--- design.v ---
module convolver #(
    parameter N = 16,   
    parameter Q = 12,   
    parameter n = 416,  
    parameter k = 3,    
    parameter s = 1,    
    parameter NUM_MAC = 8  
)(
    input wire clk,
    input wire rst,
    input wire en,
    input wire [N-1:0] activation_in,
    input wire [(k*k*N)-1:0] weight, 
    input wire [N-1:0] batch_gamma,  
    input wire [N-1:0] batch_beta,   
    output wire [N-1:0] conv_out
);
    reg [N-1:0] line_buffer [(k-1)*n-1:0];
    wire [N-1:0] window_buffer [0:k*k-1];
    integer i;
    always @(posedge clk) begin
        if (rst) begin
            for (i = 0; i < (k-1)*n; i = i + 1) begin
                line_buffer[i] <= 0;
            end
        end else if (en) begin
            for (i = (k-1)*n-1; i > 0; i = i - 1) begin
                line_buffer[i] <= line_buffer[i-1];
            end
            line_buffer[0] <= activation_in;  
        end
    end
    genvar x, y;
    generate
        for (y = 0; y < k; y = y + 1) begin : window_row
            for (x = 0; x < k; x = x + 1) begin : window_col
                if (y == k-1) begin
                    assign window_buffer[y*k + x] = line_buffer[x];  
                end else begin
                    assign window_buffer[y*k + x] = line_buffer[y*n + x];
                end
            end
        end
    endgenerate
    reg [N-1:0] conv_temp;
    always @(*) begin
        conv_temp = 0;
        for (i = 0; i < k*k; i = i + 1) begin
            conv_temp = conv_temp + (($signed(window_buffer[i]) * $signed(weight[i*N +: N])) >>> Q);
        end
    end
    wire [N-1:0] bn_out;
    assign bn_out = (conv_temp * batch_gamma) + batch_beta;
    assign conv_out = (bn_out[N-1]) ? (bn_out >>> 3) : bn_out;  
endmodule
--- run.sh ---
#!/bin/bash
# the make line also repeats each setting of config.mk as NAME=value (left out here)
make -C /OpenROAD-flow-scripts/flow DESIGN_CONFIG=/design/flow/config.mk WORK_HOME=/design/flow/orfs CLKGATE_MAP_FILE= finish
--- config.mk ---
export PLATFORM = sky130hd
export DESIGN_NAME = convolver
export DESIGN_NICKNAME = convolver
export VERILOG_FILES = /design/flow/design.v
export SDC_FILE = /design/flow/constraint.sdc
export NUM_CORES = 4
export LEC_CHECK = 0
export ABC_AREA = 1
export CAP_MARGIN = 20
export CORE_MARGIN = 2
export CORE_UTILIZATION = 72
export CTS_CLUSTER_SIZE = 99
export PLACE_DENSITY = 0.6
export SLEW_MARGIN = 20
--- constraint.sdc ---
create_clock -name core_clock -period 10.4 [get_ports {clk}]
set_input_delay 2.0800 -clock core_clock [delete_from_list [all_inputs] [get_ports {clk}]]
set_output_delay 2.0800 -clock core_clock [all_outputs]
set_load 0.01 [all_outputs]
==> impl_metrics.yaml, run 1 <==
# implementation run metrics
run_status:
  outcome: "finished with violations"
  check.faults: "negative setup slack"
clocking:
  clock_path_buffers: 4
  cts_tree: "yes"
  cts_made_buffers: 624
  cts_hold_buf: 0
  clock_latency_ns: 1.04
  cts_sinks: 6704
  htree_levels: 6
  root_buffer: "clkbuf_16"
  clk_pin_slew_worst_paths_ns: 0.06
setup_path:
  cpMostUsedCell: "fa_1"
  end_kind: "output pin"
  slowest_stage: "fa_1"
  cp.depth: 53
  crit_type: "input pin to output pin"
  worstSetupEndpoint: "conv_out[10]"
  r2r_end: "line_buffer[0][7]$_SDFFE_PP0P_"
  r2r_slack_ns: 9.03
  critPathMaxStageDelay_ns: 0.60
  reg2reg_from: "line_buffer[0][7]$_SDFFE_PP0P_"
  start_kind: "input pin"
  worstPathRequired_ns: 8.32
  rr_worst_depth: 4
  cp_top_family: "adder cells"
  critical_path_peak_fanout: 7
  arrival_ns: 14.06
  worst-path-buf-inv: 16
  cp-startpoint: "weight[100]"
synth:
  compound_area_share_pct: 12.9
  top_logic_kind: "simple AND/OR/NAND/NOR gates"
  synth_cells: 34600
  ys_seq_share_pct: 50.4
  ff_type: "dfxtp_1"
  mux_area_share_pct: 0
  edf_count: 0
  synth.most_common_cell: "nand2_1"
  ys_cells: 34600
  fa_ha_area_share_pct: 8.29
  synth_top_area_share_pct: 50.4
  synthTopCellsByCount: "nand2_1, a21oi_1, dfxtp_1"
  synth.avg_cell_area_um2: 7.70
  postSynthNetCount: 36100
  synth-xor-area-share_pct: 0.769
  ys_warn_count: 2
  yosysChipArea_um2: 266000
  ys_types: 42
  area_leaders: "dfxtp_1, nand2_1, a21oi_1"
  top_area_cell: "dfxtp_1"
  ys_ff: 6704
  simple_gate_share_pct: 21.6
  syn-cell-area_um2: 266000
  ys_async_sr_fraction_pct: 0
run:
  maxCapViolCount: 0
  log.warning_count: 412
floorplan:
  rows: 223
  io-pin-count: 211
  fp_util_pct: 72.3
  coreArea_um2: 369000
  die_y_um: 612
  die-area_um2: 375000
  die_x_um: 612
layout:
  finalNetCount: 35300
  fin_util_pct: 80.2
  fillCellCount: 24600
  mi_logic_area_um2: 118000
  seqCellArea_um2: 134000
  area_growth_pct: 11.0
grt:
  grt-ovfl-total: 0
  track_usage_pct: 27.5
  grt_pass1_vias: 196000
  grt_first_pass_wirelength_um: 904000
  grt_antenna_before_repair: 23
  grt_start_max_net_pins: 258
detailed_routing:
  drc: 0
  first_pass_iters: 9
  avgViaCountPerCell: 5.33
  drtAntennaViolNets: 0
  wl_um: 532000
  dr.first_iter.drc_count: 16400
  num_vias: 209000
  wl_per_cell_um: 13.5
place:
  pre_cts_ws_ns: -6.81
  gp_congestion: 0.913
  hpwlAfterDp_um: 311000
  port_buffers: 209
final_timing:
  clock.fmax_mhz: 62.0
  hold_viol: 0
  period_minus_slack_ns: 16.14
  slew_headroom_pct: 22.8
  rsz0062_at_grt: "yes"
  fin_crit_sh_pct: 155
  setup_ws_ns: -5.74
  tightest_slew_ns: 1.16
  setup_viol: 15
  skew_ns: 0.0865
  drv_slew: 0
min_path:
  whs_path_depth: 2
  hold_path_class: "flop to flop"
  hold_path_end: "line_buffer[342][14]$_SDFFE_PP0P_"
  hold_start: "line_buffer[341][14]$_SDFFE_PP0P_"
==> metal layers <==
metal / track usage, % / part of all wire, %
met4: 6.71 / 2.1
met5: 0 / 0.013
met2: 46.7 / 49
met1: 37.5 / 45
met3: 3.26 / 4.1
==> layout make-up <==
cell class                 count  area share, %
antenna                       12         0.0102
clock inverter               174          0.711
sequential                  6704           45.4
clock buffer                 947           6.28
tap                         4950           2.09
inverter                    1810           2.30
multi-input combinational  23600           39.8
timing repair buffer        1095           3.43
==> metrics by stage <==
stage          instance area, um2  cells  hold slack, ns  setup TNS (ns)
4_1_cts                    295000  39300           0.389          -86.77
5_1_grt                    296000  39300           0.394          -92.13
6_report                   296000  39300           0.382          -84.86
3_3_place_gp               273000  38100           0.447         -100.09
2_1_floorplan              267000  34600           0.436          -73.90
3_5_place_dp               273000  38100           0.451         -101.48
==> timing repair <==
| item | 4_1_cts | 5_1_grt |
|---|---|---|
| gates resized | 394 | 307 |
| endpoints found under the hold margin | 0 | 0 |
| setup endpoints to repair | 15 | 15 |
| setup buffers | 37 | 15 |
| pin swaps | 116 | 185 |
| cloned | 3 | 0 |
==> inputs of run 2 (changes only) <==
ABC_AREA = not set   (was 1)
CAP_MARGIN = 15   (was 20)
CORE_MARGIN = 5   (was 2)
CORE_UTILIZATION = 71   (was 72)
CTS_CLUSTER_SIZE = 37   (was 99)
GPL_ROUTABILITY_DRIVEN = 1   (was not set)
MIN_ROUTING_LAYER = met1   (was not set)
PLACE_DENSITY = not set   (was 0.6)
PLACE_DENSITY_LB_ADDON = 0.03   (was not set)
SETUP_SLACK_MARGIN = 4.53   (was not set)
TNS_END_PERCENT = 55   (was not set)
clock period = 18.0 ns   (was 10.4 ns; I/O delays follow)
==> run 2 against run 1 <==
Still fails the layout checks on negative setup slack; worst setup slack better by 4.1 ns; clock-buffer cell count is 11 lower; routed wire length is 18% lower; highest routed layer is now met4; non-clock buffer count is 250 lower; final cell count shrank 20%; critical endpoint is now conv_out[1]; flip-flop count did not move; largest cell class unchanged; sequential share of layout area down 0.70 points.
==> impl_metrics.yaml, run 2 <==
# implementation run metrics
run_status:
  outcome: "finished with violations"
  check.faults: "negative setup slack"
synth:
  ff_type: "dfxtp_1"
  ys_warn_count: 2
  top_logic_kind: "multiplexers"
  syn-cell-area_um2: 270000
  synth_cells: 26100
  ys_cells: 26100
  fa_ha_area_share_pct: 8.18
  mux_area_share_pct: 24.9
  simple_gate_share_pct: 11.8
  compound_area_share_pct: 0.319
  top_area_cell: "dfxtp_1"
  postSynthNetCount: 27600
  ys_seq_share_pct: 49.7
  synth.avg_cell_area_um2: 10.3
  ys_types: 58
  yosysChipArea_um2: 270000
  edf_count: 0
  synth-xor-area-share_pct: 1.06
  area_leaders: "dfxtp_1, mux2i_1, nor2_1"
  synthTopCellsByCount: "nor2_1, mux2i_1, dfxtp_1"
  ys_async_sr_fraction_pct: 0
  synth_top_area_share_pct: 49.7
  ys_ff: 6704
  synth.most_common_cell: "nor2_1"
setup_path:
  worstSetupEndpoint: "conv_out[1]"
  cp_top_family: "adder cells"
  rr_worst_depth: 3
  arrival_ns: 16.09
  critical_path_peak_fanout: 8
  slowest_stage: "fa_1"
  cpMostUsedCell: "fa_1"
  cp.depth: 53
  start_kind: "input pin"
  worst-path-buf-inv: 18
  cp-startpoint: "weight[17]"
  worstPathRequired_ns: 14.40
  critPathMaxStageDelay_ns: 0.57
  r2r_slack_ns: 16.38
  reg2reg_from: "line_buffer[1][3]$_SDFFE_PP0P_"
  crit_type: "input pin to output pin"
  r2r_end: "line_buffer[2][3]$_SDFFE_PP0P_"
  end_kind: "output pin"
layout:
  instances_no_fill: 31500
  fin_util_pct: 79.3
  finish.instance_area_um2: 300000
  area_growth_pct: 11.2
  fillCellCount: 24700
  finalNetCount: 27400
run:
  maxCapViolCount: 0
  log.warning_count: 122
final_timing:
  hold_viol: 0
  clock.fmax_mhz: 50.8
  tightest_slew_ns: 1.17
  setup_viol: 15
  fin_crit_sh_pct: 109
  drv_slew: 0
  slew_headroom_pct: 21.8
  setup_ws_ns: -1.69
  rsz0062_at_grt: "yes"
  tns_ns: -24.69
  timing.hold.ws_ns: 0.468
  skew_ns: 0.0414
  period_minus_slack_ns: 19.69
grt:
  grt_antenna_before_repair: 3
  grt_first_pass_wirelength_um: 760000
  track_usage_pct: 21.8
  grt_pass1_vias: 162000
  grt_start_max_net_pins: 250
  grt-ovfl-total: 0
floorplan:
  coreArea_um2: 379000
  io-pin-count: 211
  rows: 226
  die-area_um2: 393000
  fp_util_pct: 71.3
  die_y_um: 627
  die_x_um: 627
detailed_routing:
  drc: 0
  num_vias: 165000
  wl_per_cell_um: 13.9
  drtAntennaViolNets: 0
  avgViaCountPerCell: 5.26
  met1_length_um: 204000
  highest_layer: "met4"
  first_pass_iters: 5
  dr.first_iter.drc_count: 9786
  wl_um: 436000
  routed-wl-met2_um: 207000
  dr_wl_met3_um: 14500
min_path:
  hold_start: "line_buffer[294][2]$_SDFFE_PP0P_"
  hold_path_end: "line_buffer[295][2]$_SDFFE_PP0P_"
  hold_path_class: "flop to flop"
  whs_path_depth: 2
clocking:
  clk_pin_slew_worst_paths_ns: 0.06
  cts_tree: "yes"
  cts_made_buffers: 639
  cts_sinks: 6704
  root_buffer: "clkbuf_16"
  htree_levels: 6
  clock_latency_ns: 0.99
  clock_path_buffers: 4
place:
  dp_cells: 30200
  hpwlAfterDp_um: 264000
  pre_cts_ws_ns: -2.80
  postPlaceCellArea_um2: 277000
  port_buffers: 209
  gp_congestion: 0.880
==> run 2: what timing repair did <==
item / in CTS / in global routing
hold buffers: 0 / 0
setup buffers: 57 / 17
endpoints found under the setup margin: 15 / 15
resized: 483 / 148
pin swaps: 247 / 124
gates cloned: 5 / 0
==> run 2: final cells by class <==
type                            count  area [um2]  area share, %
Antenna cell                        5        12.5        0.00417
Clock buffer                      936       18700           6.23
Clock inverter                    202        2880          0.958
Inverter                         1178        4420           1.47
Multi-Input combinational cell  16600      126000           42.0
Sequential cell                  6704      134000           44.7
Tap cell                         5016        6280           2.09
Timing Repair Buffer              845        7690           2.56
==> run 2: routing by layer <==
layer  vias up  GRT usage [%]
met5         -              0
met4         0           6.05
met3       722           2.67
met2      1924           36.6
met1     78500           29.9
li1      84300              -
==> inputs of run 3 (changes only) <==
ABC_AREA = 1   (was not set)
CORE_UTILIZATION = 72   (was 71)
CTS_CLUSTER_SIZE = not set   (was 37)
PLACE_DENSITY_LB_ADDON = 0.2   (was 0.03)
SETUP_SLACK_MARGIN = not set   (was 4.53)
clock period = 16.7 ns   (was 18.0 ns; I/O delays follow)
==> run 3 against run 2 <==
Critical endpoint is now conv_out[14]; sequential share of layout area increased by 0.93 points; utilization increased by 0.50 points; non-clock buffer count increased by 107; the layout still fails its checks (negative setup slack); via count increased by 26%.
==> impl_metrics.yaml, run 3 <==
# implementation run metrics
setup_path:
  crit_type: "input pin to output pin"
  worstPathRequired_ns: 13.36
  cp_top_family: "adder cells"
  arrival_ns: 15.48
  worstSetupEndpoint: "conv_out[14]"
  cp-startpoint: "weight[84]"
  critPathMaxStageDelay_ns: 0.58
  worst-path-buf-inv: 15
  end_kind: "output pin"
  critical_path_peak_fanout: 8
  reg2reg_from: "line_buffer[1][1]$_SDFFE_PP0P_"
  slowest_stage: "fa_2"
  cp.depth: 50
  r2r_end: "line_buffer[2][1]$_SDFFE_PP0P_"
  cpMostUsedCell: "fa_1"
  r2r_slack_ns: 15.16
  start_kind: "input pin"
  rr_worst_depth: 3
clocking:
  root_buffer: "clkbuf_16"
  cts_made_buffers: 625
  clk_pin_slew_worst_paths_ns: 0.06
  htree_levels: 6
  clock_latency_ns: 1.02
  cts_sinks: 6704
  cts_tree: "yes"
  clock_path_buffers: 4
synth:
  compound_area_share_pct: 12.9
  synth_top_area_share_pct: 50.4
  ff_type: "dfxtp_1"
  syn-cell-area_um2: 266000
  simple_gate_share_pct: 21.6
  ys_ff: 6704
  top_logic_kind: "simple AND/OR/NAND/NOR gates"
  area_leaders: "dfxtp_1, nand2_1, a21oi_1"
  top_area_cell: "dfxtp_1"
  synth_cells: 34600
  ys_seq_share_pct: 50.4
  yosysChipArea_um2: 266000
  edf_count: 0
  ys_async_sr_fraction_pct: 0
  synthTopCellsByCount: "nand2_1, a21oi_1, dfxtp_1"
  ys_types: 42
  synth.most_common_cell: "nand2_1"
  postSynthNetCount: 36100
  ys_warn_count: 2
  synth.avg_cell_area_um2: 7.70
  ys_cells: 34600
  synth-xor-area-share_pct: 0.769
  fa_ha_area_share_pct: 8.29
  mux_area_share_pct: 0
run_status:
  outcome: "finished with violations"
  check.faults: "negative setup slack"
grt:
  track_usage_pct: 26.5
  grt_pass1_vias: 195000
  grt-ovfl-total: 0
  grt_start_max_net_pins: 269
  grt_antenna_before_repair: 24
  grt_first_pass_wirelength_um: 900000
final_timing:
  skew_ns: 0.0614
  tns_ns: -31.21
  rsz0062_at_grt: "yes"
  drv_slew: 0
  fin_crit_sh_pct: 113
  period_minus_slack_ns: 18.82
  setup_ws_ns: -2.12
  clock.fmax_mhz: 53.1
  hold_viol: 0
  setup_viol: 15
  tightest_slew_ns: 1.22
  slew_headroom_pct: 18.9
layout:
  fin_util_pct: 79.8
  fillCellCount: 24900
  finalNetCount: 35200
  area_growth_pct: 10.5
  finish.instance_area_um2: 294000
place:
  gp_congestion: 0.884
  hpwlAfterDp_um: 303000
  pre_cts_ws_ns: -3.29
  port_buffers: 209
  postPlaceCellArea_um2: 272000
detailed_routing:
  drc: 0
  drtAntennaViolNets: 0
  first_pass_iters: 6
  num_vias: 208000
  dr.first_iter.drc_count: 16900
  avgViaCountPerCell: 5.32
  wl_per_cell_um: 13.4
  wl_um: 526000
min_path:
  hold_start: "line_buffer[328][15]$_SDFFE_PP0P_"
  whs_path_depth: 2
  hold_path_class: "flop to flop"
  hold_path_end: "line_buffer[329][15]$_SDFFE_PP0P_"
floorplan:
  die-area_um2: 382000
  die_x_um: 618
  io-pin-count: 211
  rows: 223
  coreArea_um2: 369000
  die_y_um: 618
  fp_util_pct: 72.2
run:
  log.warning_count: 286
  maxCapViolCount: 0
run 3: per-stage QoR:
step	hold slack [ns]	std cells
2_1_floorplan	0.436	34600
3_3_place_gp	0.447	38000
3_5_place_dp	0.451	38000
4_1_cts	0.404	39100
5_1_grt	0.434	39200
6_report	0.411	39200
run 3: repair_timing:
item | in CTS | in global routing
setup endpoints to repair | 15 | 15
gates resized | 359 | 139
cloned | 1 | 0
setup buffers | 33 | 13
hold buffers | 0 | 0
pin swaps | 143 | 113
hold endpoints to repair | 0 | 0
run 3: final cells by class:
type	instances	area, um2	area share (%)
multi-input combinational	23600	117000	39.9
sequential	6704	134000	45.6
timing repair buffer	952	8610	2.93
clock buffer	931	18500	6.28
clock inverter	193	2590	0.880
antenna	10	25.0	0.00851
inverter	1810	6810	2.31
tap	4950	6190	2.11
run 3: layer usage:
metal  vias up  wire length (um)  track usage [%]
met2      3452            252000             44.4
li1     106000                 -                -
met1     97600            242000             37.1
met3       813             20900             3.04
met4        10             10700             6.41
met5         -                63                0
==> inputs of run 4 (changes only) <==
CORE_MARGIN = 2   (was 5)
CTS_CLUSTER_DIAMETER = 317   (was not set)
CTS_CLUSTER_SIZE = 13   (was not set)
PLACE_DENSITY_LB_ADDON = 0.28   (was 0.2)
SETUP_SLACK_MARGIN = -0.5   (was not set)
clock period = 15.0 ns   (was 16.7 ns; I/O delays follow)
==> run 4 against run 3 <==
Still fails the layout checks on negative setup slack; utilization fell by 1.1 points; critical path depth rose by 6.
==> impl_metrics.yaml, run 4 <==
# implementation run metrics
run:
  log.warning_count: 291
  maxCapViolCount: 0
synth:
  edf_count: 0
  synthTopCellsByCount: "nand2_1, a21oi_1, dfxtp_1"
  syn-cell-area_um2: 266000
  synth_top_area_share_pct: 50.4
  ff_type: "dfxtp_1"
  synth-xor-area-share_pct: 0.769
  top_area_cell: "dfxtp_1"
  simple_gate_share_pct: 21.6
  synth.most_common_cell: "nand2_1"
  mux_area_share_pct: 0
  ys_types: 42
  ys_async_sr_fraction_pct: 0
  yosysChipArea_um2: 266000
  ys_ff: 6704
  ys_seq_share_pct: 50.4
  ys_cells: 34600
  compound_area_share_pct: 12.9
  ys_warn_count: 2
  top_logic_kind: "simple AND/OR/NAND/NOR gates"
  synth_cells: 34600
  fa_ha_area_share_pct: 8.29
  synth.avg_cell_area_um2: 7.70
  postSynthNetCount: 36100
  area_leaders: "dfxtp_1, nand2_1, a21oi_1"
setup_path:
  worst-path-buf-inv: 20
  rr_worst_depth: 3
  crit_type: "input pin to output pin"
  arrival_ns: 15.06
  cp-startpoint: "weight[54]"
  reg2reg_from: "line_buffer[0][15]$_SDFFE_PP0P_"
  cp_top_family: "adder cells"
  r2r_end: "line_buffer[0][15]$_SDFFE_PP0P_"
  worstPathRequired_ns: 12.00
  worstSetupEndpoint: "conv_out[14]"
  cpMostUsedCell: "fa_1"
  r2r_slack_ns: 13.60
  critPathMaxStageDelay_ns: 0.57
  start_kind: "input pin"
  slowest_stage: "fa_1"
  cp.depth: 56
  critical_path_peak_fanout: 7
  end_kind: "output pin"
clocking:
  root_buffer: "clkbuf_16"
  clock_latency_ns: 1.04
  cts_tree: "yes"
  cts_hold_buf: 0
  htree_levels: 6
  clock_path_buffers: 4
  cts_made_buffers: 585
  cts_sinks: 6704
  clk_pin_slew_worst_paths_ns: 0.06
run_status:
  outcome: "finished with violations"
  check.faults: "negative setup slack"
floorplan:
  coreArea_um2: 369000
  fp_util_pct: 72.3
  die_y_um: 612
  die-area_um2: 375000
  io-pin-count: 211
  die_x_um: 612
  rows: 223
grt:
  busiest_layer: "met2"
  track_usage_pct: 27.6
  grt_first_pass_wirelength_um: 904000
  grtUsageMet3_pct: 3.14
  grt-ovfl-total: 0
  use_met1_pct: 38.1
  grt_antenna_before_repair: 24
  grt_pass1_vias: 195000
  use_met2_pct: 46.3
  grt_start_max_net_pins: 258
min_path:
  hold_path_end: "line_buffer[387][1]$_SDFFE_PP0P_"
  hold_start: "line_buffer[386][1]$_SDFFE_PP0P_"
  whs_path_depth: 2
  hold_path_class: "flop to flop"
final_timing:
  fin_crit_sh_pct: 120
  clock.fmax_mhz: 55.4
  setup_ws_ns: -3.06
  tns_ns: -45.43
  setup_viol: 15
  hold_viol: 0
  period_minus_slack_ns: 18.06
  tightest_slew_ns: 1.29
  slew_headroom_pct: 13.7
  rsz0062_at_grt: "yes"
  drv_slew: 0
  skew_ns: 0.0714
place:
  port_buffers: 209
  gp_congestion: 0.907
  hpwlAfterDp_um: 316000
  dp_cells: 38100
layout:
  fin_util_pct: 78.6
  instances_no_fill: 38800
  area_growth_pct: 8.79
  finalNetCount: 35200
  fillCellCount: 25600
detailed_routing:
  dr.first_iter.drc_count: 16300
  num_vias: 208000
  drtAntennaViolNets: 0
  drc: 0
  first_pass_iters: 9
  wl_per_cell_um: 13.7
  wl_um: 530000
  avgViaCountPerCell: 5.37
[run 4: layer usage]
layer	up-vias	wire (um)
met2	3274	257000
met5	-	119
met4	18	11400
met1	98300	241000
li1	106000	-
met3	807	20100
[run 4: repair_timing]
| item | CTS | global route |
|---|---|---|
| resized | 353 | 133 |
| pin swaps | 109 | 85 |
| gates cloned | 1 | 0 |
| buffers inserted | 29 | 14 |
| endpoints found under the setup margin | 15 | 15 |
[run 4: metrics by stage]
| step | cell area, um2 | worst slack [ns] | hold slack (ns) |
|---|---|---|---|
| detailed placement | 273000 | -4.11 | 0.451 |
| global route | 290000 | -3.57 | 0.430 |
| finish | 290000 | -3.06 | 0.401 |
| CTS | 289000 | -3.19 | 0.402 |
| global placement | 273000 | -4.00 | 0.447 |
| floorplan | 267000 | -2.20 | 0.436 |
[run 4: layout make-up]
type | instances | area, um2 | area share, %
antenna | 13 | 32.5 | 0.0112
clock buffer | 589 | 14700 | 5.09
clock inverter | 56 | 1100 | 0.380
inverter | 1810 | 6810 | 2.35
multi-input combinational | 23600 | 117000 | 40.5
sequential | 6704 | 134000 | 46.3
tap | 4950 | 6190 | 2.14
timing repair buffer | 1055 | 9470 | 3.27
==> inputs of run 5 (changes only) <==
ABC_AREA = not set   (was 1)
CAP_MARGIN = 20   (was 15)
CORE_UTILIZATION = 49   (was 72)
CTS_CLUSTER_DIAMETER = not set   (was 317)
CTS_CLUSTER_SIZE = not set   (was 13)
GPL_ROUTABILITY_DRIVEN = not set   (was 1)
MIN_ROUTING_LAYER = not set   (was met1)
PLACE_DENSITY = 0.6   (was not set)
PLACE_DENSITY_LB_ADDON = not set   (was 0.28)
SETUP_SLACK_MARGIN = not set   (was -0.5)
TNS_END_PERCENT = not set   (was 55)
clock period = 26.0 ns   (was 15.0 ns; I/O delays follow)
==> run 5 against run 4 <==
The run now finishes clean; global-route usage is 13 points lower; first-iteration DRC count shrank 50%; non-clock buffer count decreased by 654; hold slack better by 0.064 ns; utilization shrank 24 points; via count decreased by 23%; clock-buffer cell count up 475; critical path type unchanged; highest routed layer unchanged.
==> impl_metrics.yaml, run 5 <==
# implementation run metrics
synth:
  area_leaders: "dfxtp_1, mux2i_1, nor2_1"
  yosysChipArea_um2: 270000
  postSynthNetCount: 27600
  synthTopCellsByCount: "nor2_1, mux2i_1, dfxtp_1"
  ys_warn_count: 2
  top_area_cell: "dfxtp_1"
  synth_cells: 26100
  ys_seq_share_pct: 49.7
  mux_area_share_pct: 24.9
  compound_area_share_pct: 0.319
  synth-xor-area-share_pct: 1.06
  ff_type: "dfxtp_1"
  synth.most_common_cell: "nor2_1"
  ys_types: 58
  simple_gate_share_pct: 11.8
  fa_ha_area_share_pct: 8.18
  synth.avg_cell_area_um2: 10.3
  top_logic_kind: "multiplexers"
  ys_async_sr_fraction_pct: 0
  ys_ff: 6704
  edf_count: 0
  synth_top_area_share_pct: 49.7
  syn-cell-area_um2: 270000
  ys_cells: 26100
final_timing:
  period_minus_slack_ns: 25.05
  timing.hold.ws_ns: 0.465
  hold_viol: 0
  slew_headroom_pct: 14.6
  fin_crit_sh_pct: 96.3
  setup_viol: 0
  drv_slew: 0
  clock.fmax_mhz: 39.9
  tightest_slew_ns: 1.28
  tns_ns: 0
  skew_ns: 0.0399
  rsz0062_at_grt: "no"
layout:
  finalNetCount: 27000
  area_growth_pct: 11.0
  fillCellCount: 48800
  instances_no_fill: 33400
setup_path:
  r2r_end: "line_buffer[3][8]$_SDFFE_PP0P_"
  r2r_slack_ns: 24.64
  reg2reg_from: "line_buffer[2][8]$_SDFFE_PP0P_"
  worstPathRequired_ns: 20.80
  worstSetupEndpoint: "conv_out[4]"
  cp_top_family: "adder cells"
  critPathMaxStageDelay_ns: 0.85
  critical_path_peak_fanout: 15
  cp-startpoint: "weight[49]"
  end_kind: "output pin"
  crit_type: "input pin to output pin"
  worst-path-buf-inv: 13
  rr_worst_depth: 2
  cp.depth: 47
  cpMostUsedCell: "fa_1"
  arrival_ns: 19.85
  start_kind: "input pin"
  slowest_stage: "clkdlybuf4s50_1"
min_path:
  hold_start: "line_buffer[8][9]$_SDFFE_PP0P_"
  hold_path_end: "line_buffer[9][9]$_SDFFE_PP0P_"
  whs_path_depth: 2
  hold_path_class: "flop to flop"
clocking:
  cts_sinks: 6704
  htree_levels: 6
  clock_path_buffers: 4
  clk_pin_slew_worst_paths_ns: 0.06
  root_buffer: "clkbuf_16"
  clock_latency_ns: 1.06
  cts_setup_buffers: 0
  cts_hold_buf: 0
  cts_tree: "yes"
  ctsResizeCount: 0
  cts_made_buffers: 690
place:
  port_buffers: 209
  hpwlAfterDp_um: 249000
  dp_cells: 32100
  gp_congestion: 0.818
grt:
  grt_start_max_net_pins: 254
  track_usage_pct: 14.9
  grt_pass1_vias: 157000
  grt_first_pass_wirelength_um: 741000
  grt-ovfl-total: 0
  grt_antenna_before_repair: 10
detailed_routing:
  drtAntennaViolNets: 0
  num_vias: 161000
  wl_um: 425000
  dr.first_iter.drc_count: 8121
  first_pass_iters: 5
  avgViaCountPerCell: 4.84
  drc: 0
  wl_per_cell_um: 12.7
floorplan:
  coreArea_um2: 549000
  die-area_um2: 557000
  rows: 272
  die_y_um: 746
  io-pin-count: 211
  die_x_um: 746
  fp_util_pct: 49.2
run_status:
  outcome: "no timing/DRC/antenna violations"
run:
  maxCapViolCount: 0
  log.warning_count: 165
run 5: routing by layer:
layer  GRT usage [%]  routed length (um)  vias up
li1                -                   -    83600
met1            20.2              212000    75500
met2            24.5              186000     1621
met3            2.33               15500      745
met4            4.26               10900       12
met5               0                  60        -
run 5: metrics by stage:
step                      setup WS [ns]  util (%)  cell area (um2)
final                             0.951      54.6           300000
after CTS                         0.726      54.6           300000
after detailed placement          0.736      50.4           277000
after floorplan                    3.07         -           270000
after global routing             0.0588      54.6           300000
after global placement            0.870      50.4           277000
run 5: final cells by class:
cell class	instances	area (um2)	area share [%]
Clock inverter	184	2180	0.728
Inverter	1178	4420	1.47
Timing Repair Buffer	401	4010	1.34
Tap cell	7261	9080	3.03
Multi-Input combinational cell	16600	125000	41.7
Antenna cell	7	17.5	0.00584
Clock buffer	1064	20900	6.96
Sequential cell	6704	134000	44.8
==> inputs of run 6 (changes only) <==
CAP_MARGIN = 15   (was 20)
CORE_ASPECT_RATIO = 0.92   (was not set)
CORE_UTILIZATION = 72   (was 49)
CTS_CLUSTER_SIZE = 51   (was not set)
GPL_ROUTABILITY_DRIVEN = 1   (was not set)
HOLD_SLACK_MARGIN = -0.09   (was not set)
MIN_ROUTING_LAYER = met1   (was not set)
PLACE_DENSITY = not set   (was 0.6)
PLACE_DENSITY_LB_ADDON = 0.02   (was not set)
SETUP_SLACK_MARGIN = 4.53   (was not set)
TNS_END_PERCENT = 55   (was not set)
clock period = 14.3 ns   (was 26.0 ns; I/O delays follow)
==> run 6 against run 5 <==
The layout now fails its checks (negative setup slack); cell area is 0.32% higher; area after synthesis did not move; utilization grew 26 points.
==> impl_metrics.yaml, run 6 <==
# implementation run metrics
final_timing:
  skew_ns: 0.0415
  hold_viol: 0
  timing.hold.ws_ns: 0.469
  rsz0062_at_grt: "yes"
  fin_crit_sh_pct: 128
  setup_viol: 15
  setup_ws_ns: -4.04
  drv_slew: 0
  clock.fmax_mhz: 54.5
  period_minus_slack_ns: 18.34
  slew_headroom_pct: 22.5
  tightest_slew_ns: 1.16
synth:
  synth-xor-area-share_pct: 1.06
  top_logic_kind: "multiplexers"
  ys_seq_share_pct: 49.7
  top_area_cell: "dfxtp_1"
  synthTopCellsByCount: "nor2_1, mux2i_1, dfxtp_1"
  area_leaders: "dfxtp_1, mux2i_1, nor2_1"
  ys_cells: 26100
  fa_ha_area_share_pct: 8.18
  synth_top_area_share_pct: 49.7
  ys_ff: 6704
  yosysChipArea_um2: 270000
  ys_async_sr_fraction_pct: 0
  synth_cells: 26100
  ys_warn_count: 2
  syn-cell-area_um2: 270000
  postSynthNetCount: 27600
  ys_types: 58
  mux_area_share_pct: 24.9
  simple_gate_share_pct: 11.8
  edf_count: 0
  ff_type: "dfxtp_1"
  synth.avg_cell_area_um2: 10.3
  synth.most_common_cell: "nor2_1"
  compound_area_share_pct: 0.319
clocking:
  root_buffer: "clkbuf_16"
  clk_pin_slew_worst_paths_ns: 0.07
  clock_latency_ns: 1.02
  cts_made_buffers: 621
  htree_levels: 6
  cts_hold_buf: 0
  cts_tree: "yes"
  clock_path_buffers: 4
  cts_sinks: 6704
floorplan:
  coreArea_um2: 373000
  die_x_um: 642
  rows: 215
  fp_util_pct: 72.4
  io-pin-count: 211
  die-area_um2: 380000
  die_y_um: 591
layout:
  finalNetCount: 27600
  instances_no_fill: 31500
  fillCellCount: 23500
  finish.instance_area_um2: 301000
  area_growth_pct: 11.4
  mi_logic_area_um2: 126000
  seqCellArea_um2: 134000
setup_path:
  cpMostUsedCell: "fa_1"
  worstSetupEndpoint: "conv_out[10]"
  reg2reg_from: "line_buffer[2][3]$_SDFFE_PP0P_"
  end_kind: "output pin"
  crit_type: "input pin to output pin"
  critical_path_peak_fanout: 7
  worstPathRequired_ns: 11.44
  cp-startpoint: "weight[66]"
  arrival_ns: 15.48
  slowest_stage: "fa_1"
  start_kind: "input pin"
  rr_worst_depth: 3
  r2r_slack_ns: 13.08
  cp.depth: 52
  r2r_end: "line_buffer[2][3]$_SDFFE_PP0P_"
  worst-path-buf-inv: 18
  cp_top_family: "adder cells"
  critPathMaxStageDelay_ns: 0.54
run:
  log.warning_count: 201
  maxCapViolCount: 0
detailed_routing:
  drtAntennaViolNets: 0
  drc: 0
  dr.first_iter.drc_count: 9616
  wl_per_cell_um: 13.9
  first_pass_iters: 5
  avgViaCountPerCell: 5.26
  wl_um: 437000
  num_vias: 166000
min_path:
  hold_path_end: "line_buffer[168][12]$_SDFFE_PP0P_"
  whs_path_depth: 2
  hold_path_class: "flop to flop"
  hold_start: "line_buffer[167][12]$_SDFFE_PP0P_"
place:
  hpwlAfterDp_um: 265000
  port_buffers: 209
  dp_cells: 30400
  postPlaceCellArea_um2: 279000
  gp_congestion: 0.880
run_status:
  check.faults: "negative setup slack"
  outcome: "finished with violations"
grt:
  grt-ovfl-total: 0
  grt_start_max_net_pins: 247
  grt_antenna_before_repair: 3
  grt_pass1_vias: 162000
  grt_first_pass_wirelength_um: 759000
  track_usage_pct: 22.6
## run 6: area by class of cell
type,instances,share of cell area [%]
clock buffers,933,6.10
well taps,4991,2.08
repair buffers,1009,3.18
clock inverters,158,0.713
diodes,4,0.00333
multi-input cells,16600,41.8
flip-flops and latches,6704,44.6
inverters,1178,1.47
## run 6: routing by layer
| metal | part of all wire [%] | GRT usage (%) | routed length (um) | vias up |
|---|---|---|---|---|
| li1 | - | - | - | 84600 |
| met1 | 47 | 30.7 | 205000 | 78700 |
| met2 | 47 | 38.1 | 206000 | 2042 |
| met3 | 3.8 | 3.09 | 16400 | 730 |
| met4 | 2.3 | 6.11 | 10100 | 2 |
| met5 | 0.0027 | 0 | 12 | - |
## run 6: stage by stage
| step | setup slack, ns | utilization [%] | setup TNS [ns] |
|---|---|---|---|
| CTS | -3.97 | 80.6 | -58.75 |
| detailed placement | -4.90 | 74.8 | -72.61 |
| floorplan | -3.03 | - | -44.83 |
| finish | -4.04 | 80.6 | -59.57 |
| global route | -4.43 | 80.6 | -65.61 |
| global placement | -4.76 | 74.8 | -70.52 |
## run 6: timing repair
item                       4_1_cts  5_1_grt
setup endpoints to repair       15       15
gates cloned                     5        0
buffers inserted                49        6
pin swaps                      187       79
resized                        340       41
==> inputs of run 7 (changes only) <==
CAP_MARGIN = 20   (was 15)
CORE_ASPECT_RATIO = not set   (was 0.92)
CORE_UTILIZATION = 58   (was 72)
CTS_CLUSTER_SIZE = not set   (was 51)
GPL_ROUTABILITY_DRIVEN = not set   (was 1)
HOLD_SLACK_MARGIN = not set   (was -0.09)
MIN_ROUTING_LAYER = not set   (was met1)
PLACE_DENSITY_LB_ADDON = not set   (was 0.02)
SETUP_SLACK_MARGIN = 5.0   (was 4.53)
TNS_END_PERCENT = not set   (was 55)
clock period = 20.2 ns   (was 14.3 ns; I/O delays follow)
==> run 7 against run 6 <==
The layout still fails its checks (negative setup slack); worst setup slack better by 3.6 ns; critical path depth unchanged; utilization down 15 points; register-to-register slack better by 5.7 ns; sequential share of layout area down 0.17 points; via count down 1.8%; non-clock buffer count down 197; routed wire length down 1.8%; clock-buffer cell count up 76; hold slack worse by 0.028 ns; critical endpoint is now conv_out[0].
==> impl_metrics.yaml, run 7 <==
# implementation run metrics
place:
  postPlaceCellArea_um2: 278000
  pre_cts_ws_ns: -1.54
  hpwlAfterDp_um: 258000
  port_buffers: 209
  gp_congestion: 0.843
setup_path:
  r2r_slack_ns: 18.76
  critPathMaxStageDelay_ns: 0.54
  start_kind: "input pin"
  worstPathRequired_ns: 16.16
  rr_worst_depth: 3
  end_kind: "output pin"
  reg2reg_from: "line_buffer[1][3]$_SDFFE_PP0P_"
  cp-startpoint: "weight[67]"
  worst-path-buf-inv: 17
  cp.depth: 52
  r2r_end: "line_buffer[1][3]$_SDFFE_PP0P_"
  cpMostUsedCell: "fa_1"
  arrival_ns: 16.64
  critical_path_peak_fanout: 7
  crit_type: "input pin to output pin"
  worstSetupEndpoint: "conv_out[0]"
  cp_top_family: "adder cells"
  slowest_stage: "fa_1"
detailed_routing:
  first_pass_iters: 5
  wl_um: 429000
  drtAntennaViolNets: 0
  drc: 0
  num_vias: 163000
  wl_per_cell_um: 13.1
  avgViaCountPerCell: 5.00
  dr.first_iter.drc_count: 8561
min_path:
  whs_path_depth: 2
  hold_path_end: "line_buffer[191][11]$_SDFFE_PP0P_"
  hold_start: "line_buffer[190][11]$_SDFFE_PP0P_"
  hold_path_class: "flop to flop"
grt:
  grt_antenna_before_repair: 14
  grt_start_max_net_pins: 252
  grt_pass1_vias: 157000
  grt_first_pass_wirelength_um: 747000
  grt-ovfl-total: 0
  track_usage_pct: 17.9
clocking:
  root_buffer: "clkbuf_16"
  clock_latency_ns: 1.05
  clk_pin_slew_worst_paths_ns: 0.06
  cts_made_buffers: 667
  htree_levels: 6
  cts_hold_buf: 0
  cts_sinks: 6704
  clock_path_buffers: 4
  cts_tree: "yes"
layout:
  fillCellCount: 38000
  finish.instance_area_um2: 302000
  finalNetCount: 27400
  seqCellArea_um2: 134000
  area_growth_pct: 11.8
  mi_logic_area_um2: 126000
synth:
  simple_gate_share_pct: 11.8
  area_leaders: "dfxtp_1, mux2i_1, nor2_1"
  ys_warn_count: 2
  mux_area_share_pct: 24.9
  top_logic_kind: "multiplexers"
  synth_top_area_share_pct: 49.7
  ys_types: 58
  synth_cells: 26100
  synth.avg_cell_area_um2: 10.3
  syn-cell-area_um2: 270000
  ys_seq_share_pct: 49.7
  compound_area_share_pct: 0.319
  synth-xor-area-share_pct: 1.06
  fa_ha_area_share_pct: 8.18
  postSynthNetCount: 27600
  synthTopCellsByCount: "nor2_1, mux2i_1, dfxtp_1"
  yosysChipArea_um2: 270000
  ys_ff: 6704
  edf_count: 0
  top_area_cell: "dfxtp_1"
  ys_cells: 26100
  ff_type: "dfxtp_1"
  ys_async_sr_fraction_pct: 0
  synth.most_common_cell: "nor2_1"
final_timing:
  clock.fmax_mhz: 48.4
  tns_ns: -6.40
  setup_ws_ns: -0.481
  drv_slew: 0
  skew_ns: 0.0594
  slew_headroom_pct: 25.2
  fin_crit_sh_pct: 102
  hold_viol: 0
  period_minus_slack_ns: 20.68
  tightest_slew_ns: 1.12
  rsz0062_at_grt: "yes"
  setup_viol: 15
floorplan:
  io-pin-count: 211
  die_x_um: 686
  die_y_um: 686
  rows: 250
  coreArea_um2: 464000
  die-area_um2: 471000
  fp_util_pct: 58.2
run:
  maxCapViolCount: 0
  log.warning_count: 223
run_status:
  check.faults: "negative setup slack"
  outcome: "finished with violations"
[run 7: per-layer routing]
layer | part of all wire (%) | wire (um) | GRT usage [%]
met1 | 50 | 215000 | 25.0
met2 | 44 | 188000 | 28.9
met3 | 3.5 | 15200 | 2.58
met4 | 2.7 | 11400 | 5.15
met5 | 0 | 0 | 0
[run 7: what timing repair did]
action,CTS,global route
resized,371,70
cloned,8,0
endpoints found under the setup margin,15,15
pin swaps,181,69
setup buffers,77,13
[run 7: final cells by class]
| type | instances | share of cell area, % |
|---|---|---|
| clock inverter | 180 | 0.787 |
| timing repair buffer | 812 | 2.46 |
| multi-input combinational | 16600 | 41.7 |
| antenna | 12 | 0.00995 |
| inverter | 1178 | 1.46 |
| clock buffer | 1009 | 6.56 |
| tap | 6174 | 2.56 |
| sequential | 6704 | 44.5 |
[run 7: metrics by stage]
step,hold WS [ns],util [%],instances
after CTS,0.435,65.0,32600
final,0.441,65.1,32600
after detailed placement,0.478,60.0,31300
after global placement,0.470,60.0,31300
after global routing,0.460,65.1,32600
after floorplan,0.460,-,26100
==> inputs of run 8 (changes only) <==
ABC_AREA = 1   (was not set)
CELL_PAD_IN_SITES_DETAIL_PLACEMENT = 1   (was not set)
CORE_ASPECT_RATIO = 1.29   (was not set)
CORE_MARGIN = 5   (was 2)
CORE_UTILIZATION = 45   (was 58)
CTS_CLUSTER_DIAMETER = 32   (was not set)
GPL_ROUTABILITY_DRIVEN = 0   (was not set)
GPL_TIMING_DRIVEN = 0   (was not set)
HOLD_SLACK_MARGIN = 0.15   (was not set)
MAX_ROUTING_LAYER = met4   (was not set)
PLACE_DENSITY_LB_ADDON = 0.21   (was not set)
SETUP_SLACK_MARGIN = not set   (was 5.0)
SLEW_MARGIN = 5   (was 20)
clock period = 18.2 ns   (was 20.2 ns; I/O delays follow)
==> run 8 against run 7 <==
The layout still fails its checks (negative setup slack); highest routed layer unchanged; synthesized cell count grew 32%; hold slack lost 0.034 ns; clock skew grew 0.014 ns; area after synthesis shrank 1.3%; cell area grew 4.5%; utilization shrank 12 points; worst setup slack lost 1.4 ns; global-route usage grew 6.8 points.
==> impl_metrics.yaml, run 8 <==
# implementation run metrics
final_timing:
  tightest_slew_ns: 1.12
  clock.fmax_mhz: 49.9
  drv_slew: 0
  fin_crit_sh_pct: 110
  hold_viol: 0
  setup_viol: 15
  setup_ws_ns: -1.84
  rsz0062_at_grt: "yes"
  slew_headroom_pct: 25.5
  period_minus_slack_ns: 20.04
  skew_ns: 0.0733
clocking:
  cts_tree: "yes"
  root_buffer: "clkbuf_16"
  clk_pin_slew_worst_paths_ns: 0.05
  cts_made_buffers: 949
  clock_path_buffers: 4
  cts_sinks: 6704
  clock_latency_ns: 1.16
  htree_levels: 6
detailed_routing:
  num_vias: 229000
  wl_per_cell_um: 17.0
  dr.first_iter.drc_count: 9656
  wl_um: 757000
  avgViaCountPerCell: 5.13
  first_pass_iters: 5
  drtAntennaViolNets: 0
  drc: 0
synth:
  top_area_cell: "dfxtp_1"
  ys_warn_count: 2
  postSynthNetCount: 36100
  top_logic_kind: "simple AND/OR/NAND/NOR gates"
  ys_async_sr_fraction_pct: 0
  syn-cell-area_um2: 266000
  synth-xor-area-share_pct: 0.769
  synth.avg_cell_area_um2: 7.70
  ff_type: "dfxtp_1"
  edf_count: 0
  compound_area_share_pct: 12.9
  ys_cells: 34600
  area_leaders: "dfxtp_1, nand2_1, a21oi_1"
  synth.most_common_cell: "nand2_1"
  ys_seq_share_pct: 50.4
  synth_top_area_share_pct: 50.4
  synthTopCellsByCount: "nand2_1, a21oi_1, dfxtp_1"
  fa_ha_area_share_pct: 8.29
  yosysChipArea_um2: 266000
  simple_gate_share_pct: 21.6
  synth_cells: 34600
  ys_types: 42
  mux_area_share_pct: 0
  ys_ff: 6704
setup_path:
  crit_type: "input pin to output pin"
  arrival_ns: 16.40
  end_kind: "output pin"
  start_kind: "input pin"
  cpMostUsedCell: "fa_1"
  worstSetupEndpoint: "conv_out[5]"
  reg2reg_from: "line_buffer[2][0]$_SDFFE_PP0P_"
  r2r_end: "line_buffer[3][0]$_SDFFE_PP0P_"
  rr_worst_depth: 3
  worstPathRequired_ns: 14.56
  cp-startpoint: "weight[82]"
  r2r_slack_ns: 16.44
  cp.depth: 56
  worst-path-buf-inv: 23
  critical_path_peak_fanout: 5
  cp_top_family: "adder cells"
  critPathMaxStageDelay_ns: 0.67
  slowest_stage: "fa_2"
grt:
  track_usage_pct: 24.7
  grt_antenna_before_repair: 26
  grt_pass1_vias: 252000
  busiest_layer: "met2"
  grt-ovfl-total: 0
  grtUsageMet3_pct: 3.26
  grt_start_max_net_pins: 20
  use_met2_pct: 46.6
  grt_first_pass_wirelength_um: 1240000
  use_met1_pct: 25.7
floorplan:
  rows: 321
  coreArea_um2: 591000
  die_x_um: 687
  fp_util_pct: 45.1
  io-pin-count: 211
  die_y_um: 884
  die-area_um2: 608000
place:
  port_buffers: 176
  hpwlAfterDp_um: 502000
  postPlaceCellArea_um2: 279000
min_path:
  whs_path_depth: 2
  hold_start: "line_buffer[8][1]$_SDFFE_PP0P_"
  hold_path_end: "line_buffer[9][1]$_SDFFE_PP0P_"
  hold_path_class: "flop to flop"
layout:
  fin_util_pct: 53.4
  area_growth_pct: 18.4
  fillCellCount: 71900
  finish.instance_area_um2: 315000
  finalNetCount: 37300
run_status:
  outcome: "finished with violations"
  check.faults: "negative setup slack"
run:
  log.warning_count: 30
  maxCapViolCount: 0
==> run 8: area by class of cell <==
cell class	instances	area, um2	area share, %
buffer	2455	9870	3.13
sequential	6704	134000	42.5
timing repair buffer	336	3140	0.996
multi-input combinational	23600	117000	37.2
inverter	1810	6810	2.16
clock buffer	1123	25400	8.05
clock inverter	667	8620	2.73
antenna	26	65.1	0.0206
tap	7913	9900	3.14
==> run 8: per-layer routing <==
| layer | part of all wire [%] | vias up | wire, um |
|---|---|---|---|
| met4 | 4.1 | 0 | 30800 |
| met1 | 39 | 112000 | 293000 |
| li1 | - | 111000 | - |
| met5 | 0 | - | 0 |
| met2 | 54 | 3973 | 406000 |
| met3 | 3.7 | 1998 | 27900 |
==> run 8: per-stage QoR <==
| stage | setup WS (ns) | hold slack (ns) | std cells | TNS [ns] |
|---|---|---|---|---|
| after floorplan | -0.278 | 0.436 | 34600 | -3.70 |
| after global placement | -3.33 | 0.448 | 42700 | -49.32 |
| after detailed placement | -3.55 | 0.452 | 42700 | -52.66 |
| after CTS | -1.65 | 0.407 | 44600 | -23.73 |
| after global routing | -2.19 | 0.436 | 44600 | -31.86 |
| final | -1.84 | 0.407 | 44600 | -26.50 |
==> run 8: timing repair <==
action                                  CTS  global route
endpoints found under the setup margin   15            15
gates resized                           530           131
buffers inserted                        124            17
hold buffers                              0             0
gates cloned                              6             1
pin swaps                               121            89
==> inputs of run 9 (changes only) <==
ABC_AREA = not set   (was 1)
CELL_PAD_IN_SITES_DETAIL_PLACEMENT = not set   (was 1)
CORE_ASPECT_RATIO = not set   (was 1.29)
CORE_MARGIN = 2   (was 5)
CORE_UTILIZATION = 70   (was 45)
CTS_CLUSTER_DIAMETER = not set   (was 32)
CTS_CLUSTER_SIZE = 80   (was not set)
GPL_ROUTABILITY_DRIVEN = not set   (was 0)
GPL_TIMING_DRIVEN = not set   (was 0)
HOLD_SLACK_MARGIN = not set   (was 0.15)
MAX_ROUTING_LAYER = not set   (was met4)
PLACE_DENSITY_LB_ADDON = not set   (was 0.21)
SLEW_MARGIN = 20   (was 5)
clock period = 10.1 ns   (was 18.2 ns; I/O delays follow)
==> run 9 against run 8 <==
The layout still fails its checks (negative setup slack); sequential share of layout area increased by 1.9 points; global-route usage decreased by 2.6 points; clock skew fell by 0.035 ns; clock-buffer cell count shrank 183.
==> impl_metrics.yaml, run 9 <==
# implementation run metrics
run_status:
  outcome: "finished with violations"
  check.faults: "negative setup slack"
final_timing:
  drv_slew: 0
  skew_ns: 0.0385
  period_minus_slack_ns: 16.54
  rsz0062_at_grt: "yes"
  hold_viol: 0
  setup_viol: 15
  timing.hold.ws_ns: 0.462
  clock.fmax_mhz: 60.5
  slew_headroom_pct: 18.7
  setup_ws_ns: -6.44
  fin_crit_sh_pct: 164
  tightest_slew_ns: 1.22
layout:
  finalNetCount: 27600
  area_growth_pct: 11.8
  instances_no_fill: 31700
synth:
  ys_ff: 6704
  compound_area_share_pct: 0.319
  synth_cells: 26100
  ff_type: "dfxtp_1"
  top_logic_kind: "multiplexers"
  ys_seq_share_pct: 49.7
  top_area_cell: "dfxtp_1"
  synth-xor-area-share_pct: 1.06
  synth_top_area_share_pct: 49.7
  synth.most_common_cell: "nor2_1"
  ys_cells: 26100
  edf_count: 0
  mux_area_share_pct: 24.9
  ys_async_sr_fraction_pct: 0
  ys_warn_count: 2
  yosysChipArea_um2: 270000
  simple_gate_share_pct: 11.8
  synthTopCellsByCount: "nor2_1, mux2i_1, dfxtp_1"
  postSynthNetCount: 27600
  syn-cell-area_um2: 270000
  synth.avg_cell_area_um2: 10.3
  area_leaders: "dfxtp_1, mux2i_1, nor2_1"
  ys_types: 58
  fa_ha_area_share_pct: 8.18
detailed_routing:
  dr.first_iter.drc_count: 8667
  drtAntennaViolNets: 0
  avgViaCountPerCell: 5.23
  first_pass_iters: 6
  drc: 0
  wl_per_cell_um: 13.9
  wl_um: 440000
  num_vias: 166000
clocking:
  cts_sinks: 6704
  clock_latency_ns: 1.02
  htree_levels: 6
  root_buffer: "clkbuf_16"
  clock_path_buffers: 4
  cts_tree: "yes"
  clk_pin_slew_worst_paths_ns: 0.06
  cts_made_buffers: 635
min_path:
  hold_start: "line_buffer[176][12]$_SDFFE_PP0P_"
  hold_path_class: "flop to flop"
  whs_path_depth: 2
  hold_path_end: "line_buffer[177][12]$_SDFFE_PP0P_"
floorplan:
  rows: 228
  coreArea_um2: 385000
  fp_util_pct: 70.2
  die-area_um2: 391000
  die_y_um: 625
  die_x_um: 625
  io-pin-count: 211
setup_path:
  start_kind: "input pin"
  rr_worst_depth: 4
  arrival_ns: 14.52
  cp-startpoint: "weight[68]"
  r2r_slack_ns: 8.72
  worstSetupEndpoint: "conv_out[9]"
  cpMostUsedCell: "fa_1"
  cp.depth: 50
  worstPathRequired_ns: 8.08
  critical_path_peak_fanout: 8
  crit_type: "input pin to output pin"
  end_kind: "output pin"
  reg2reg_from: "line_buffer[2][1]$_SDFFE_PP0P_"
  slowest_stage: "fa_2"
  worst-path-buf-inv: 13
  r2r_end: "line_buffer[2][1]$_SDFFE_PP0P_"
  cp_top_family: "adder cells"
  critPathMaxStageDelay_ns: 0.67
grt:
  grt-ovfl-total: 0
  grt_first_pass_wirelength_um: 756000
  track_usage_pct: 22.0
  grt_pass1_vias: 161000
  grt_start_max_net_pins: 241
  grt_antenna_before_repair: 7
run:
  log.warning_count: 207
  maxCapViolCount: 0
place:
  hpwlAfterDp_um: 272000
  port_buffers: 209
  dp_cells: 30500
  gp_congestion: 0.887
## run 9: cell type report
class | instances | area [um2]
tap | 5060 | 6330
multi-input combinational | 16600 | 126000
inverter | 1178 | 4420
clock buffer | 940 | 18800
clock inverter | 187 | 2370
sequential | 6704 | 134000
timing repair buffer | 1045 | 9800
antenna | 7 | 17.5
fill | 25700 | 82900
## run 9: per-stage QoR
stage	utilization [%]	instance area (um2)	TNS [ns]	worst slack (ns)
2_1_floorplan	-	270000	-82.63	-5.55
3_3_place_gp	72.6	280000	-110.13	-7.40
3_5_place_dp	72.6	280000	-112.44	-7.56
4_1_cts	78.3	301000	-96.78	-6.49
5_1_grt	78.5	302000	-101.90	-6.86
6_report	78.5	302000	-95.58	-6.44
## run 9: timing repair
item | CTS | global route
setup buffers | 28 | 18
hold buffers | 0 | 0
endpoints found under the setup margin | 15 | 15
pin swaps | 149 | 106
gates resized | 332 | 154
cloned | 8 | 2
## run 9: per-layer routing
metal	track usage (%)	wire length [um]
met4	6.24	11200
met1	29.5	206000
met5	0	13
met2	37.5	209000
met3	2.83	14000
==> inputs of run 10 (changes only) <==
ABC_AREA = 1   (was not set)
CAP_MARGIN = 15   (was 20)
CORE_UTILIZATION = 71   (was 70)
CTS_CLUSTER_SIZE = 37   (was 80)
GPL_ROUTABILITY_DRIVEN = 1   (was not set)
MIN_ROUTING_LAYER = met1   (was not set)
PLACE_DENSITY_LB_ADDON = 0.28   (was not set)
SETUP_SLACK_MARGIN = -0.5   (was not set)
TNS_END_PERCENT = 55   (was not set)
clock period = 15.4 ns   (was 10.1 ns; I/O delays follow)
==> run 10 against run 9 <==
Still fails the layout checks on negative setup slack; die area fell by 2.7%; final cell count grew 24%; cell area shrank 2.3%; clock-buffer cell count is 1 lower; clock skew is 0.030 ns higher; worst setup slack improved by 3.6 ns; area after synthesis shrank 1.3%; via count increased by 26%; non-clock buffer count rose by 5; highest routed layer unchanged.
==> impl_metrics.yaml, run 10 <==
# implementation run metrics
run_status:
  outcome: "finished with violations"
  check.faults: "negative setup slack"
synth:
  top_area_cell: "dfxtp_1"
  ys_cells: 34600
  synth_top_area_share_pct: 50.4
  edf_count: 0
  syn-cell-area_um2: 266000
  ff_type: "dfxtp_1"
  synth-xor-area-share_pct: 0.769
  ys_types: 42
  postSynthNetCount: 36100
  yosysChipArea_um2: 266000
  synth.most_common_cell: "nand2_1"
  compound_area_share_pct: 12.9
  top_logic_kind: "simple AND/OR/NAND/NOR gates"
  ys_warn_count: 2
  synthTopCellsByCount: "nand2_1, a21oi_1, dfxtp_1"
  synth_cells: 34600
  area_leaders: "dfxtp_1, nand2_1, a21oi_1"
  synth.avg_cell_area_um2: 7.70
  fa_ha_area_share_pct: 8.29
  simple_gate_share_pct: 21.6
  ys_ff: 6704
  ys_async_sr_fraction_pct: 0
  mux_area_share_pct: 0
  ys_seq_share_pct: 50.4
setup_path:
  reg2reg_from: "line_buffer[1][8]$_SDFFE_PP0P_"
  end_kind: "output pin"
  cp-startpoint: "weight[100]"
  critPathMaxStageDelay_ns: 0.62
  worstSetupEndpoint: "conv_out[4]"
  rr_worst_depth: 4
  critical_path_peak_fanout: 6
  worstPathRequired_ns: 12.32
  arrival_ns: 15.19
  start_kind: "input pin"
  crit_type: "input pin to output pin"
  worst-path-buf-inv: 22
  r2r_end: "line_buffer[2][8]$_SDFFE_PP0P_"
  cp.depth: 59
  cp_top_family: "adder cells"
  slowest_stage: "fa_2"
  r2r_slack_ns: 14.02
  cpMostUsedCell: "fa_1"
layout:
  seqCellArea_um2: 134000
  finish.instance_area_um2: 295000
  mi_logic_area_um2: 117000
  area_growth_pct: 10.8
  finalNetCount: 35300
  fillCellCount: 25300
detailed_routing:
  drtAntennaViolNets: 0
  wl_um: 531000
  drc: 0
  wl_per_cell_um: 13.5
  num_vias: 209000
  avgViaCountPerCell: 5.33
  dr.first_iter.drc_count: 16400
  first_pass_iters: 6
grt:
  grt_start_max_net_pins: 276
  grt-ovfl-total: 0
  grt_pass1_vias: 197000
  grt_first_pass_wirelength_um: 911000
  track_usage_pct: 27.2
  grt_antenna_before_repair: 20
final_timing:
  setup_viol: 15
  clock.fmax_mhz: 54.7
  tightest_slew_ns: 1.22
  fin_crit_sh_pct: 119
  rsz0062_at_grt: "yes"
  tns_ns: -42.67
  period_minus_slack_ns: 18.27
  setup_ws_ns: -2.87
  drv_slew: 0
  skew_ns: 0.0681
  slew_headroom_pct: 18.9
  hold_viol: 0
floorplan:
  coreArea_um2: 373000
  fp_util_pct: 71.5
  rows: 224
  die_x_um: 617
  die_y_um: 617
  die-area_um2: 380000
  io-pin-count: 211
clocking:
  clock_path_buffers: 4
  root_buffer: "clkbuf_16"
  cts_hold_buf: 0
  cts_made_buffers: 626
  htree_levels: 6
  clock_latency_ns: 1.05
  cts_tree: "yes"
  clk_pin_slew_worst_paths_ns: 0.06
  cts_sinks: 6704
min_path:
  hold_start: "line_buffer[190][1]$_SDFFE_PP0P_"
  hold_path_class: "flop to flop"
  hold_path_end: "line_buffer[191][1]$_SDFFE_PP0P_"
  whs_path_depth: 2
place:
  gp_congestion: 0.898
  postPlaceCellArea_um2: 273000
  port_buffers: 209
  hpwlAfterDp_um: 310000
run:
  log.warning_count: 257
  maxCapViolCount: 0
-- run 10: metal layers --
metal	global-route usage (%)	part of all wire [%]
met1	37.3	45
met2	46.2	49
met3	3.17	3.9
met4	6.32	2.0
met5	0	0.020
-- run 10: timing repair --
item / CTS / global route
resized: 409 / 203
cloned: 2 / 0
endpoints found under the setup margin: 15 / 15
buffers inserted: 44 / 8
pin swaps: 119 / 134
-- run 10: cell type report --
cell class | instances | share of cell area, %
clock buffer | 939 | 6.23
inverter | 1810 | 2.31
tap | 4972 | 2.11
multi-input combinational | 23600 | 39.8
antenna | 5 | 0.00424
sequential | 6704 | 45.5
timing repair buffer | 1050 | 3.24
clock inverter | 193 | 0.851
-- run 10: through the flow --
stage	hold slack (ns)	setup slack, ns	instances	util [%]
after floorplan	0.436	-1.96	34600	-
final	0.410	-2.87	39300	79.2
after global routing	0.432	-3.40	39300	79.2
after CTS	0.406	-3.02	39300	78.9
after global placement	0.447	-3.80	38100	73.2
after detailed placement	0.452	-3.90	38100	73.2
